run A:
==> flow/design.v <==
module neuron_intra_Nbits #(
    parameter N = 16,
    parameter N_INPUTS = 16,
    parameter LOG_N_INPUTS = 4  
) (
    input  wire                         clk,
    input  wire                         rst,
    input  wire                         en,
    input  wire signed [N*N_INPUTS-1:0] W,     
    input  wire signed [N*N_INPUTS-1:0] X_N,   
    output reg signed [         N-1:0] Out
);
  wire signed [2*N*N_INPUTS-1:0] prod;
  wire signed [         N-1:0] act_out;
  genvar i;
  generate
    for (i = 0; i < N_INPUTS; i = i + 1) begin : mults
      wire signed [N-1:0] Wi;
      wire signed [N-1:0] Xi;
      assign Wi = W[i*N+:N];
      assign Xi = X_N[i*N+:N];
      assign prod[i*2*N+:2*N] = Wi * Xi;
    end
  endgenerate
  genvar j, k;
  generate
    for (j = 0; j < LOG_N_INPUTS; j = j + 1) begin : ADDER_TREE
      wire signed [2*N*(N_INPUTS >> (j+1))-1:0] sum_stage;
      if(j == 0) begin
        for (k = 0; k < (N_INPUTS >> (j+1)); k = k + 1) begin : STAGE0
          assign sum_stage[2*k*N+:2*N] = prod[2*k*2*N+:2*N] + prod[(2*k+1)*2*N+:2*N];
        end
      end else begin
        for (k = 0; k < (N_INPUTS >> (j+1)); k = k + 1) begin : STAGEJ
          assign sum_stage[2*k*N+:2*N] = ADDER_TREE[j-1].sum_stage[2*k*2*N+:2*N] + ADDER_TREE[j-1].sum_stage[(2*k+1)*2*N+:2*N];
        end
      end
    end
    wire signed [2*N-1:0] sum_all;
    assign sum_all = ADDER_TREE[LOG_N_INPUTS-1].sum_stage;
  endgenerate
  reg signed [2*N-1:0] acc;
  always @(posedge clk or posedge rst) begin
    if (rst) begin
		acc <= 0;
		Out <= 0;
	 end
    else if (en) begin
		acc <= sum_all;
		Out <= act_out;
	 end
  end
  localparam signed [N-1:0] MAX_VAL = {1'b0, {(N-1){1'b1}}};  
  assign act_out = (acc < 0) ? 0 : (acc > MAX_VAL) ? MAX_VAL : acc;
endmodule
==> flow/config.mk <==
export PLATFORM = sky130hd
export DESIGN_NAME = neuron_intra_Nbits
export DESIGN_NICKNAME = neuron_intra_Nbits
export VERILOG_FILES = /design/flow/design.v
export SDC_FILE = /design/flow/constraint.sdc
export NUM_CORES = 4
export LEC_CHECK = 0
export CAP_MARGIN = 20
export CELL_PAD_IN_SITES_DETAIL_PLACEMENT = 0
export CELL_PAD_IN_SITES_GLOBAL_PLACEMENT = 1
export CORE_MARGIN = 2
export CORE_UTILIZATION = 64
export GPL_ROUTABILITY_DRIVEN = 1
export MAX_ROUTING_LAYER = met5
export SETUP_SLACK_MARGIN = 1.87
export SLEW_MARGIN = 20
==> flow/constraint.sdc <==
create_clock -name core_clock -period 14.0 [get_ports {clk}]
set_input_delay 2.8000 -clock core_clock [delete_from_list [all_inputs] [get_ports {clk}]]
set_output_delay 2.8000 -clock core_clock [all_outputs]
set_load 0.01 [all_outputs]
run.sh (not shown) runs the stock make flow with config.mk's settings and CLKGATE_MAP_FILE=.
The following lists how run B was set up differently from run A:
--- a/flow/config.mk
+++ b/flow/config.mk
@@ -9,8 +9,10 @@
 export CELL_PAD_IN_SITES_DETAIL_PLACEMENT = 0
 export CELL_PAD_IN_SITES_GLOBAL_PLACEMENT = 1
+export CORE_ASPECT_RATIO = 0.5
 export CORE_MARGIN = 2
-export CORE_UTILIZATION = 64
+export CORE_UTILIZATION = 34
+export CTS_CLUSTER_SIZE = 11
 export GPL_ROUTABILITY_DRIVEN = 1
 export MAX_ROUTING_LAYER = met5
-export SETUP_SLACK_MARGIN = 1.87
 export SLEW_MARGIN = 20
+export TNS_END_PERCENT = 5
==> flow/constraint.sdc <==
create_clock -name core_clock -period 22.5 [get_ports {clk}]
set_input_delay 4.5000 -clock core_clock [delete_from_list [all_inputs] [get_ports {clk}]]
set_output_delay 4.5000 -clock core_clock [all_outputs]
set_load 0.01 [all_outputs]
[summary]
- Run B vs run A: count of buffers added by post-CTS timing repair for setup down
- Across both runs, starting utilization of the core area was lower for run B than for run A.
- Of the two values seen for source of the critical timing path, X_N[255] was produced by run A and X_N[32] by run B.
- Going from run A to run B, non-clock buffer count in the final layout shrank by more than half.
- Area of all placed cells without fillers on run B is down relative to run A.
- Changes observed in run B relative to run A: sequential share of layout area now sits at about the same level; logic gate fraction of the total cell area climbed 1.0 points; global-route met1 utilization saw a decrease.
> inputs changed (run B -> run C)
==> flow/config.mk <==
export PLATFORM = sky130hd
export DESIGN_NAME = neuron_intra_Nbits
export DESIGN_NICKNAME = neuron_intra_Nbits
export VERILOG_FILES = /design/flow/design.v
export SDC_FILE = /design/flow/constraint.sdc
export NUM_CORES = 4
export LEC_CHECK = 0
export CAP_MARGIN = 20
export CORE_MARGIN = 2
export CORE_UTILIZATION = 58
export SETUP_SLACK_MARGIN = 2.58
export SLEW_MARGIN = 20
==> flow/constraint.sdc <==
create_clock -name core_clock -period 9.4 [get_ports {clk}]
set_input_delay 1.8800 -clock core_clock [delete_from_list [all_inputs] [get_ports {clk}]]
set_output_delay 1.8800 -clock core_clock [all_outputs]
set_load 0.01 [all_outputs]
--- outcome ---
- | run C | all stages done | FAIL | negative setup slack |
- The more densely filled core belongs to run C, not run B.
- Clock tree cell share of total cell area essentially unchanged between run B and run C.
- Die size: run C is under run B
- Placed cell area: run C > run B
- Sort run B and run C by total wire length after detailed routing asc -> top: run C
- On post-layout period usage of the worst path, the higher figure sits with run C, not run B.
The inputs of run D differ from those of run C as listed below.
--- a/flow/config.mk
+++ b/flow/config.mk
@@ -8,5 +8,7 @@
 export CAP_MARGIN = 20
 export CORE_MARGIN = 2
-export CORE_UTILIZATION = 58
-export SETUP_SLACK_MARGIN = 2.58
+export CORE_UTILIZATION = 72
+export CTS_CLUSTER_DIAMETER = 199
+export CTS_CLUSTER_SIZE = 95
 export SLEW_MARGIN = 20
+export TNS_END_PERCENT = 15
==> flow/constraint.sdc <==
create_clock -name core_clock -period 8.84 [get_ports {clk}]
set_input_delay 1.7680 -clock core_clock [delete_from_list [all_inputs] [get_ports {clk}]]
set_output_delay 1.7680 -clock core_clock [all_outputs]
set_load 0.01 [all_outputs]
==> results <==
[flow] run D | stages: complete | final checks: fail | reason: negative setup slack. Initial cell density of the core for run D is higher than for run C. The floorplan core area in run D sits about 20% below the value recorded for run C. On height of the chip: between run D and run C, it ends up lower for run D. [compare] base=run C new=run D: number of instances resized during post-cts repair up 210, post-placement setup slack down 0.41 ns. Run D vs. run C: share of the core filled with cells went up by 15 points. Compared with run C, run D shows overall global routing resource usage higher by 11 points. Diff run C -> run D | overall via count from detail_route | increase of 6179.
